==> inputs of v32 <==
==> flow/design.v <==
module convolver #(
    parameter N = 16,   
    parameter Q = 12,   
    parameter n = 416,  
    parameter k = 3,    
    parameter s = 1,    
    parameter NUM_MAC = 8  
)(
    input wire clk,
    input wire rst,
    input wire en,
    input wire [N-1:0] activation_in,
    input wire [(k*k*N)-1:0] weight, 
    input wire [N-1:0] batch_gamma,  
    input wire [N-1:0] batch_beta,   
    output wire [N-1:0] conv_out
);
    reg [N-1:0] line_buffer [(k-1)*n-1:0];
    wire [N-1:0] window_buffer [0:k*k-1];
    integer i;
    always @(posedge clk) begin
        if (rst) begin
            for (i = 0; i < (k-1)*n; i = i + 1) begin
                line_buffer[i] <= 0;
            end
        end else if (en) begin
            for (i = (k-1)*n-1; i > 0; i = i - 1) begin
                line_buffer[i] <= line_buffer[i-1];
            end
            line_buffer[0] <= activation_in;  
        end
    end
    genvar x, y;
    generate
        for (y = 0; y < k; y = y + 1) begin : window_row
            for (x = 0; x < k; x = x + 1) begin : window_col
                if (y == k-1) begin
                    assign window_buffer[y*k + x] = line_buffer[x];  
                end else begin
                    assign window_buffer[y*k + x] = line_buffer[y*n + x];
                end
            end
        end
    endgenerate
    reg [N-1:0] conv_temp;
    always @(*) begin
        conv_temp = 0;
        for (i = 0; i < k*k; i = i + 1) begin
            conv_temp = conv_temp + (($signed(window_buffer[i]) * $signed(weight[i*N +: N])) >>> Q);
        end
    end
    wire [N-1:0] bn_out;
    assign bn_out = (conv_temp * batch_gamma) + batch_beta;
    assign conv_out = (bn_out[N-1]) ? (bn_out >>> 3) : bn_out;  
endmodule
==> flow/run.sh <==
#!/bin/bash
# the make line also repeats each setting of config.mk as NAME=value (left out here)
make -C /OpenROAD-flow-scripts/flow DESIGN_CONFIG=/design/flow/config.mk WORK_HOME=/design/flow/orfs CLKGATE_MAP_FILE= finish
==> flow/config.mk <==
export PLATFORM = sky130hd
export DESIGN_NAME = convolver
export DESIGN_NICKNAME = convolver
export VERILOG_FILES = /design/flow/design.v
export SDC_FILE = /design/flow/constraint.sdc
export NUM_CORES = 4
export LEC_CHECK = 0
export ABC_AREA = 1
export CAP_MARGIN = 20
export CELL_PAD_IN_SITES_DETAIL_PLACEMENT = 1
export CORE_ASPECT_RATIO = 1.29
export CORE_MARGIN = 8
export CORE_UTILIZATION = 45
export CTS_CLUSTER_DIAMETER = 32
export GPL_ROUTABILITY_DRIVEN = 0
export GPL_TIMING_DRIVEN = 0
export MAX_ROUTING_LAYER = met5
export PLACE_DENSITY_LB_ADDON = 0.21
export SLEW_MARGIN = 35
export TNS_END_PERCENT = 35
==> flow/constraint.sdc <==
create_clock -name core_clock -period 18.2 [get_ports {clk}]
set_input_delay 3.6400 -clock core_clock [delete_from_list [all_inputs] [get_ports {clk}]]
set_output_delay 3.6400 -clock core_clock [all_outputs]
set_load 0.01 [all_outputs]
==> inputs of v21, as changes to v32 <==
CELL_PAD_IN_SITES_DETAIL_PLACEMENT = not set   (was 1)
CORE_ASPECT_RATIO = not set   (was 1.29)
CORE_MARGIN = 2   (was 8)
CORE_UTILIZATION = 72   (was 45)
CTS_CLUSTER_DIAMETER = 352   (was 32)
CTS_CLUSTER_SIZE = 13   (was not set)
GPL_ROUTABILITY_DRIVEN = not set   (was 0)
GPL_TIMING_DRIVEN = not set   (was 0)
MAX_ROUTING_LAYER = not set   (was met5)
PLACE_DENSITY_LB_ADDON = 0.03   (was 0.21)
SETUP_SLACK_MARGIN = 2.23   (was not set)
SLEW_MARGIN = 20   (was 35)
TNS_END_PERCENT = 5   (was 35)
==> flow/constraint.sdc (replaced) <==
create_clock -name core_clock -period 15.7 [get_ports {clk}]
set_input_delay 3.1400 -clock core_clock [delete_from_list [all_inputs] [get_ports {clk}]]
set_output_delay 3.1400 -clock core_clock [all_outputs]
set_load 0.01 [all_outputs]
==> impl_metrics.toml <==
# generated from flow reports
[run_status]
outcome = "finished with violations"
violatedChecks = "negative setup slack"

[floorplan]
rows = 223

[timing]
setup_slack_ns = -2.778
finalSetupViolCount = 15
That was v21.
==> impl_metrics.toml <==
# generated from flow reports
[routing]
route.met3.wl_mm = 28.76

[timing]
setup_slack_ns = -1.906
finalSetupViolCount = 15

[run_status]
outcome = "finished with violations"
violatedChecks = "negative setup slack"

[floorplan]
rows = 321
initCoreUtil = 0.4509

[placement]
hpwlAfterDp_mm = 503.1

[power_and_ir_drop]
That was v32.


==> v35 <==
RTL: the design.v shown in full above, as it stands there.
clock: 11.1 ns
lec_check: 0
cap_margin: 20
core_margin: 2
core_utilization: 69
cts_cluster_size: 35
hold_slack_margin: -0.08
setup_slack_margin: 1.82
slew_margin: 20
run.sh (not shown) runs the stock make flow with config.mk's settings and CLKGATE_MAP_FILE=.
==> v38 (differences from v35) <==
Settings changed: ABC_AREA from default to 1, CORE_ASPECT_RATIO from default to 0.5, CORE_UTILIZATION 69 to 72, CTS_CLUSTER_DIAMETER from default to 93, CTS_CLUSTER_SIZE 35 to 13, HOLD_SLACK_MARGIN -0.08 to default, PLACE_DENSITY_LB_ADDON from default to 0.2, SETUP_SLACK_MARGIN 1.82 to 2.05.
==> flow/constraint.sdc (replaced) <==
create_clock -name core_clock -period 14.5 [get_ports {clk}]
set_input_delay 2.9000 -clock core_clock [delete_from_list [all_inputs] [get_ports {clk}]]
set_output_delay 2.9000 -clock core_clock [all_outputs]
set_load 0.01 [all_outputs]
==> v14 (differences from v35) <==
Settings changed: CORE_UTILIZATION 69 to 45, CTS_CLUSTER_SIZE 35 to default, HOLD_SLACK_MARGIN -0.08 to default, PLACE_DENSITY from default to 0.6, SETUP_SLACK_MARGIN 1.82 to 5.0.
==> flow/constraint.sdc (replaced) <==
create_clock -name core_clock -period 26.0 [get_ports {clk}]
set_input_delay 5.2000 -clock core_clock [delete_from_list [all_inputs] [get_ports {clk}]]
set_output_delay 5.2000 -clock core_clock [all_outputs]
set_load 0.01 [all_outputs]
==> comparison <==
Core utilization, lowest first: v14, v35, v38. In v38 the die area is smaller than in v14, by 38%. The highest first-iteration DRC count belongs to v38, the lowest to v14. v35 ran to the end with violations: setup timing. v14 completed without violations. v38 completed, yet does not pass: setup timing. Register-to-register slack: v35 is lower than v14 (15 ns). The lowest routed wire length belongs to v35, the highest to v38. Cell count: v14 is smaller than v38 (12%).


==> job 5927 <==
RTL: the design.v shown in full above, as it stands there.
Settings: LEC_CHECK=0, CAP_MARGIN=20, CORE_MARGIN=2, CORE_UTILIZATION=72, PLACE_DENSITY=0.6, SLEW_MARGIN=20; clock period 15.1 ns.
==> job 5723 (differences from job 5927) <==
--- a/flow/config.mk
+++ b/flow/config.mk
@@ -5,8 +5,15 @@
 export SDC_FILE = /design/flow/constraint.sdc
 export NUM_CORES = 4
 export LEC_CHECK = 0
-export CAP_MARGIN = 20
+export CAP_MARGIN = 15
+export CORE_ASPECT_RATIO = 0.92
 export CORE_MARGIN = 2
 export CORE_UTILIZATION = 72
-export PLACE_DENSITY = 0.6
+export CTS_CLUSTER_SIZE = 51
+export GPL_ROUTABILITY_DRIVEN = 1
+export HOLD_SLACK_MARGIN = -0.09
+export MIN_ROUTING_LAYER = met1
+export PLACE_DENSITY_LB_ADDON = 0.29
+export SETUP_SLACK_MARGIN = 1.93
 export SLEW_MARGIN = 20
+export TNS_END_PERCENT = 55
==> flow/constraint.sdc (replaced) <==
create_clock -name core_clock -period 15.2 [get_ports {clk}]
set_input_delay 3.0400 -clock core_clock [delete_from_list [all_inputs] [get_ports {clk}]]
set_output_delay 3.0400 -clock core_clock [all_outputs]
set_load 0.01 [all_outputs]
==> job 7242 (differences from job 5927) <==
--- a/flow/config.mk
+++ b/flow/config.mk
@@ -5,8 +5,13 @@
 export SDC_FILE = /design/flow/constraint.sdc
 export NUM_CORES = 4
 export LEC_CHECK = 0
-export CAP_MARGIN = 20
+export ABC_AREA = 1
+export CAP_MARGIN = 15
 export CORE_MARGIN = 2
 export CORE_UTILIZATION = 72
-export PLACE_DENSITY = 0.6
+export GPL_ROUTABILITY_DRIVEN = 1
+export MIN_ROUTING_LAYER = met1
+export PLACE_DENSITY_LB_ADDON = 0.2
+export SETUP_SLACK_MARGIN = 2.03
 export SLEW_MARGIN = 20
+export TNS_END_PERCENT = 55
==> flow/constraint.sdc (replaced) <==
create_clock -name core_clock -period 14.5 [get_ports {clk}]
set_input_delay 2.9000 -clock core_clock [delete_from_list [all_inputs] [get_ports {clk}]]
set_output_delay 2.9000 -clock core_clock [all_outputs]
set_load 0.01 [all_outputs]
==> results <==
Job 7242 completed and failed the layout checks on negative setup slack. Job 5927 completed and failed the layout checks on negative setup slack. Job 5723 ran to the end with violations: negative setup slack. Worst hold slack: job 5927 > job 5723 > job 7242. Utilization, lowest first: job 7242, job 5723, job 5927. Between job 7242 and job 5723, the lower clock-buffer cell count is in job 5723 (gap 51). In job 5723 the synthesized cell count is smaller than in job 7242, by 24%.


==> run Z <==
RTL: the design.v shown in full above, as it stands there.
clock: 15.2 ns
lec_check: 0
abc_area: 1
cap_margin: 20
core_margin: 2
core_utilization: 72
cts_cluster_size: 14
place_density: 0.74
setup_slack_margin: 1.84
slew_margin: 20
==> inputs of run G, as changes to run Z <==
ABC_AREA = not set   (was 1)
CELL_PAD_IN_SITES_DETAIL_PLACEMENT = 1   (was not set)
CORE_UTILIZATION = 20   (was 72)
CTS_CLUSTER_SIZE = not set   (was 14)
GPL_TIMING_DRIVEN = 0   (was not set)
MAX_ROUTING_LAYER = met5   (was not set)
MIN_ROUTING_LAYER = met1   (was not set)
PLACE_DENSITY = not set   (was 0.74)
SETUP_SLACK_MARGIN = 3.73   (was 1.84)
==> flow/constraint.sdc (replaced) <==
create_clock -name core_clock -period 32.9 [get_ports {clk}]
set_input_delay 6.5800 -clock core_clock [delete_from_list [all_inputs] [get_ports {clk}]]
set_output_delay 6.5800 -clock core_clock [all_outputs]
set_load 0.01 [all_outputs]
==> results <==
| quantity | run Z | run G |
|---|---|---|
| Final sum of negative setup slack | -43530 ps | 0 ps |
| Met3 track demand over resource in global routing | 3.11% | 1.06% |
| Detailed-route wire length on metal 1 | 240000 µm | 267000 µm |
| Run status | failed layout checks | no timing/DRC/antenna violations |
| Layout check failures | negative setup slack | - |
| Drt first pass iters | 6 | 5 |
| Non-clk bufs | 1109 | 1884 |
| Via count of the first global-routing pass | 195000 | 186000 |
| Clock-pin slew on the worst setup and hold paths | 60 ps | 70 ps |
| Synth top area share | 50.4% | 49.7% |
| Total vias in the final route | 209000 | 173000 |
| Cell count in the Yosys report | 34600 | 26100 |
| Synth mux share | 0% | 24.9% |
| Width of the die | 612 µm | 1170 µm |
| Crit-path max FO | 8 | 10 |
| Netlist Area Pre-Place | 0.266 mm² | 0.270 mm² |
| Multi-input gate area | 0.117 mm² | 0.125 mm² |
| Sequential-to-total area share from yosys stat | 50.4% | 49.7% |
| Non-filler cells in the finished layout | 39300 | 45500 |


==> run a <==
Starts from the design.v that is shown in full above.
export LEC_CHECK = 0
export CAP_MARGIN = 15
export CORE_MARGIN = 5
export CORE_UTILIZATION = 68
export GPL_ROUTABILITY_DRIVEN = 1
export MIN_ROUTING_LAYER = met1
export PLACE_DENSITY_LB_ADDON = 0.2
export SLEW_MARGIN = 20
export TNS_END_PERCENT = 55
create_clock -name core_clock -period 18.0 [get_ports {clk}]
==> run b (differences from run a) <==
CAP_MARGIN = 0   (was 15)
CORE_MARGIN = 2   (was 5)
CORE_UTILIZATION = 69   (was 68)
CTS_CLUSTER_SIZE = 35   (was default)
GPL_ROUTABILITY_DRIVEN = default   (was 1)
HOLD_SLACK_MARGIN = -0.1   (was default)
MIN_ROUTING_LAYER = default   (was met1)
PLACE_DENSITY_LB_ADDON = default   (was 0.2)
SETUP_SLACK_MARGIN = 1.82   (was default)
TNS_END_PERCENT = default   (was 55)
==> flow/constraint.sdc (replaced) <==
create_clock -name core_clock -period 11.1 [get_ports {clk}]
set_input_delay 2.2200 -clock core_clock [delete_from_list [all_inputs] [get_ports {clk}]]
set_output_delay 2.2200 -clock core_clock [all_outputs]
set_load 0.01 [all_outputs]
==> summary of the runs <==
Run b finished with negative setup slack left. Run a reached the layout checks and failed them: negative setup slack. Worst hold slack: run b is lower than run a (0.018 ns). In run a the cell area is smaller than in run b, by 0.74%. Via count is about the same in run a and run b. Of run b and run a, run a has the higher register-to-register slack (gap 6.6 ns). Of run b and run a, run b has the higher non-clock buffer count (gap 246). Sequential share of layout area: run b is lower than run a (0.33 points). Against run a, the count of clock-buffer cells in the layout of run b is higher by 37. Between run b and run a, the lower cell count is in run a (gap about 0.6%, measured against run a).


==> job 5490: inputs <==
// convolver: RTL as listed in full above, without the edits since
make LEC_CHECK=0 CAP_MARGIN=20 CORE_MARGIN=2 CORE_UTILIZATION=45 PLACE_DENSITY=0.6 SLEW_MARGIN=20 finish   # period 26.0 ns
==> job 7803 (differences from job 5490) <==
Settings changed: CORE_UTILIZATION 45 to 69, CTS_CLUSTER_SIZE set to 35, PLACE_DENSITY 0.6 to unset.
==> flow/constraint.sdc (replaced) <==
create_clock -name core_clock -period 11.1 [get_ports {clk}]
set_input_delay 2.2200 -clock core_clock [delete_from_list [all_inputs] [get_ports {clk}]]
set_output_delay 2.2200 -clock core_clock [all_outputs]
set_load 0.01 [all_outputs]
==> job 1720 (differences from job 5490) <==
Settings changed: CAP_MARGIN 20 to 15, CORE_UTILIZATION 45 to 70, CTS_CLUSTER_SIZE set to 51, GPL_ROUTABILITY_DRIVEN set to 1, MIN_ROUTING_LAYER set to met1, PLACE_DENSITY 0.6 to 0.67, SETUP_SLACK_MARGIN set to 4.53, TNS_END_PERCENT set to 55.
==> flow/constraint.sdc (replaced) <==
create_clock -name core_clock -period 18.0 [get_ports {clk}]
set_input_delay 3.6000 -clock core_clock [delete_from_list [all_inputs] [get_ports {clk}]]
set_output_delay 3.6000 -clock core_clock [all_outputs]
set_load 0.01 [all_outputs]
==> job 1444 (differences from job 5490) <==
Settings changed: ABC_AREA set to 1, CAP_MARGIN 20 to 15, CORE_UTILIZATION 45 to 72, CTS_CLUSTER_DIAMETER set to 318, CTS_CLUSTER_SIZE set to 13, GPL_ROUTABILITY_DRIVEN set to 1, MIN_ROUTING_LAYER set to met1, PLACE_DENSITY 0.6 to unset, PLACE_DENSITY_LB_ADDON set to 0.2, SETUP_SLACK_MARGIN set to 2.03, TNS_END_PERCENT set to 5.
==> flow/constraint.sdc (replaced) <==
create_clock -name core_clock -period 14.5 [get_ports {clk}]
set_input_delay 2.9000 -clock core_clock [delete_from_list [all_inputs] [get_ports {clk}]]
set_output_delay 2.9000 -clock core_clock [all_outputs]
set_load 0.01 [all_outputs]
==> impl_metrics.env <==
# implementation run metrics
export IMPL_finalSetupViolations=15
export IMPL_setup_ws_ns=-5.86
export IMPL_top_cell_area_share=0.497
export IMPL_post_cts_buffers=58
export IMPL_outcome="finished with violations"
export IMPL_clock_cell_area_share=0.0704
export IMPL_whs_endpoint="line_buffer[360][9]"
export IMPL_grt_max_degree=272
export IMPL_cpMaxStageDelayCell="fa_2"
export IMPL_mi_logic_area_um2=126000
export IMPL_failed_checks="setup timing"
Source of the figures above: job 7803

==> impl_metrics.env <==
# implementation run metrics
export IMPL_outcome="finished with violations"
export IMPL_failed_checks="setup timing"
export IMPL_mi_logic_area_um2=117000
export IMPL_whs_endpoint="line_buffer[349][11]"
export IMPL_setup_ws_ns=-3.79
export IMPL_cpMaxStageDelayCell="fa_2"
export IMPL_fmax_mhz=54.7
export IMPL_grt_max_degree=259
export IMPL_finalSetupViolations=15
export IMPL_post_cts_buffers=7
export IMPL_cp_data_required_time_ns=11.60
Source of the figures above: job 1444

==> impl_metrics.env <==
# implementation run metrics
export IMPL_outcome="finished with violations"
export IMPL_failed_checks="setup timing"
export IMPL_whs_endpoint="line_buffer[187][11]"
export IMPL_post_cts_buffers=37
export IMPL_grt_max_degree=265
export IMPL_cpMaxStageDelayCell="fa_2"
export IMPL_top_cell_area_share=0.497
export IMPL_finalSetupViolations=15
export IMPL_setup_ws_ns=-1.68
export IMPL_mi_logic_area_um2=126000
export IMPL_clock_cell_area_share=0.0717
export IMPL_clockRootBuffer="clkbuf_16"
Source of the figures above: job 1720

==> impl_metrics.env <==
# implementation run metrics
export IMPL_mi_logic_area_um2=125000
export IMPL_top_cell_area_share=0.497
export IMPL_outcome="complete, no violations"
export IMPL_whs_endpoint="line_buffer[376][2]"
export IMPL_fill_cells=54391
export IMPL_clock_cell_area_share=0.0774
export IMPL_cpMaxStageDelayCell="clkdlybuf4s50_1"
Source of the figures above: job 5490

